run B:
==> flow/design.v <==
`timescale 1ns / 1ps
module alu_top(
    input             clk,
    input      [31:0] a_in,
    input      [31:0] b_in,
    input      [3:0]  aluc_in,
    output reg [31:0] r_out,
    output reg        zero_out,
    output reg        overflow_out
    );
    reg  [31:0] a_q, b_q;
    reg  [3:0]  aluc_q;
    wire [31:0] r;
    wire        zero, overflow;
    alu u_alu(.a(a_q), .b(b_q), .overflow(overflow), .zero(zero), .r(r), .aluc(aluc_q));
    always @(posedge clk) begin
        a_q          <= a_in;
        b_q          <= b_in;
        aluc_q       <= aluc_in;
        r_out        <= r;
        zero_out     <= zero;
        overflow_out <= overflow;
    end
endmodule

`timescale 1ns / 1ps
module alu(
    input [31:0]a,
    input [31:0]b,
    output overflow,
    output zero,
    output [31:0]r,
    input [3:0] aluc   
    );
    parameter Add    =    3'b000;     
    parameter Addu    =    3'b010;     
    parameter Sub    =     3'b001;     
    parameter Subu    =    3'b011;     
    parameter And    =    3'b100;     
    parameter Or    =    3'b101;     
    parameter Xor    =    3'b110;     
	 parameter Lui1    =    3'b111;     
	 wire signed [31:0] sa=a,sb=b;
	 reg [32:0]result;
always@(*)begin
        case(aluc)
            Addu: begin
                result=a+b;
            end
            Subu: begin
                result=a-b;
            end
            Add: begin
                result=sa+sb;
            end
            Sub: begin
                result=sa-sb;
            end
            And: begin
                result=a&b;
            end
            Or: begin
                result=a|b;
            end
            Xor: begin
                result=a^b;
            end
            Lui1: begin
				result = {b[15:0], 16'b0};
				end
            default:
                result=a+b;
        endcase
    end
    assign r=result[31:0];
    assign zero=(r==32'b0)?1:0;
    assign overflow=result[32];
endmodule
export LEC_CHECK = 0
export CAP_MARGIN = 20
export CORE_ASPECT_RATIO = 0.5
export CORE_MARGIN = 8
export CORE_UTILIZATION = 58
export SLEW_MARGIN = 20
export TNS_END_PERCENT = 5
create_clock -name core_clock -period 6.0 [get_ports {clk}]
run.sh (not shown) runs the stock make flow with config.mk's settings and CLKGATE_MAP_FILE=.
Run B finished every stage and its layout cleared the timing, DRC and antenna checks.
The inputs of run E differ from those of run B as listed below.
- CORE_UTILIZATION changed from 58 to 64
- CORE_MARGIN changed from 8 to 2
- CORE_ASPECT_RATIO removed (was 0.5)
- TNS_END_PERCENT removed (was 5)
- ABC_AREA newly set to 1
- the clock period (ns, I/O delays scaled along) changed from 6.0 to 6.85
--- outcome ---
Run B leaves less setup margin than run E. Diff run B and run E: number of detailed-route iterations in the first pass higher in run E. Total routing usage reported by global routing on run E is up relative to run B. Compared to run B, run E has count of cells along the worst hold path 1 lower. From run B to run E the numbers moved as follows: proportion of total power due to net switching increased by 5.4 points relative to the old numbers; part of the power in combinational logic has decreased; clock network power share went down by 0.8 points; via count has increased; total power now smaller.


Setup of P:
Starts from the design.v that is shown in full above.
clock: 5.42 ns
lec_check: 0
cap_margin: 0
core_margin: 2
core_utilization: 72
cts_cluster_diameter: 51
cts_cluster_size: 37
place_density: 0.67
slew_margin: 20
STATUS run=P STAGES=ALL_DONE FINAL_CHECKS=FAILED CAUSE=setup timing
Here is what was changed in the inputs of Q compared with P.
# P
export LEC_CHECK = 0
export CAP_MARGIN = 0
export CORE_MARGIN = 2
export CORE_UTILIZATION = 72
export CTS_CLUSTER_DIAMETER = 51
export CTS_CLUSTER_SIZE = 37
export PLACE_DENSITY = 0.67
export SLEW_MARGIN = 20
create_clock -name core_clock -period 5.42 [get_ports {clk}]
# Q
export LEC_CHECK = 0
export CAP_MARGIN = 20
export CORE_MARGIN = 2
export CORE_UTILIZATION = 71
export CTS_CLUSTER_SIZE = 58
export PLACE_DENSITY = 0.67
export SLEW_MARGIN = 20
create_clock -name core_clock -period 5.0 [get_ports {clk}]
### Flow results
Q: it failed during 5_1_grt, and the tool reported GRT-0232.
Final RePlAce weighted congestion (Q vs. P) decreases by a little under 10%
Average size of a mapped cell: Q vs P identical
Maximum count of clock buffers along a single path: P vs Q identical
From P to Q the numbers moved as follows: detailed-placement wirelength estimate grew by about 20%; distinct cell type count after synthesis held steady.
[inputs] R vs Q
# Q
export LEC_CHECK = 0
export CAP_MARGIN = 20
export CORE_MARGIN = 2
export CORE_UTILIZATION = 71
export CTS_CLUSTER_SIZE = 58
export PLACE_DENSITY = 0.67
export SLEW_MARGIN = 20
create_clock -name core_clock -period 5.0 [get_ports {clk}]
# R
export LEC_CHECK = 0
export CAP_MARGIN = 20
export CORE_MARGIN = 2
export CORE_UTILIZATION = 72
export PLACE_DENSITY = 0.66
export SLEW_MARGIN = 20
create_clock -name core_clock -period 5.81 [get_ports {clk}]
Findings:
- STATUS run=R STAGES=ALL_DONE FINAL_CHECKS=FAILED CAUSE=setup timing
- Going from Q to R, total placed instance area shrank by a little under 10%.
- Summary of the comparison: standard cell core area is lower in R, relative to Q.
- Reported for Q and R, number of buffers added to fix hold violations after cts turned out identical to the last digit.
- Sort Q and R by routability-driven placement congestion ratio, descending, and R comes first.
For S, these inputs were changed with respect to R:
# R
export LEC_CHECK = 0
export CAP_MARGIN = 20
export CORE_MARGIN = 2
export CORE_UTILIZATION = 72
export PLACE_DENSITY = 0.66
export SLEW_MARGIN = 20
create_clock -name core_clock -period 5.81 [get_ports {clk}]
# S
export LEC_CHECK = 0
export CAP_MARGIN = 20
export CORE_MARGIN = 2
export CORE_UTILIZATION = 66
export CTS_CLUSTER_DIAMETER = 62
export SLEW_MARGIN = 20
create_clock -name core_clock -period 4.88 [get_ports {clk}]
## What came out
- [S] flow finished | final checks: failed | reasons: setup timing
- In S, the number of cells on the critical path came out 5.0% above the value in R.
- Against R, overall die width in S rose by a few percent.
- Relative to R, the final cell area reported for S is higher.
- Cmp S and R / switching power summed over all nets / lower: R
Relative to S, the following input files were edited for T:
# S
export LEC_CHECK = 0
export CAP_MARGIN = 20
export CORE_MARGIN = 2
export CORE_UTILIZATION = 66
export CTS_CLUSTER_DIAMETER = 62
export SLEW_MARGIN = 20
create_clock -name core_clock -period 4.88 [get_ports {clk}]
# T
export LEC_CHECK = 0
export CAP_MARGIN = 20
export CORE_MARGIN = 2
export CORE_UTILIZATION = 67
export CTS_CLUSTER_SIZE = 100
export SLEW_MARGIN = 20
export TNS_END_PERCENT = 5
create_clock -name core_clock -period 6.0 [get_ports {clk}]
==> comparison <==
The final layout from T, which completed every stage, passed the timing, DRC and antenna checks at the end of the flow. S → T: non-filler instance count after layout dropped 202, routed wire length dropped about 16%, global-route wire length before repair dropped about 8%.
Power is estimated from default activity; no workload was simulated.
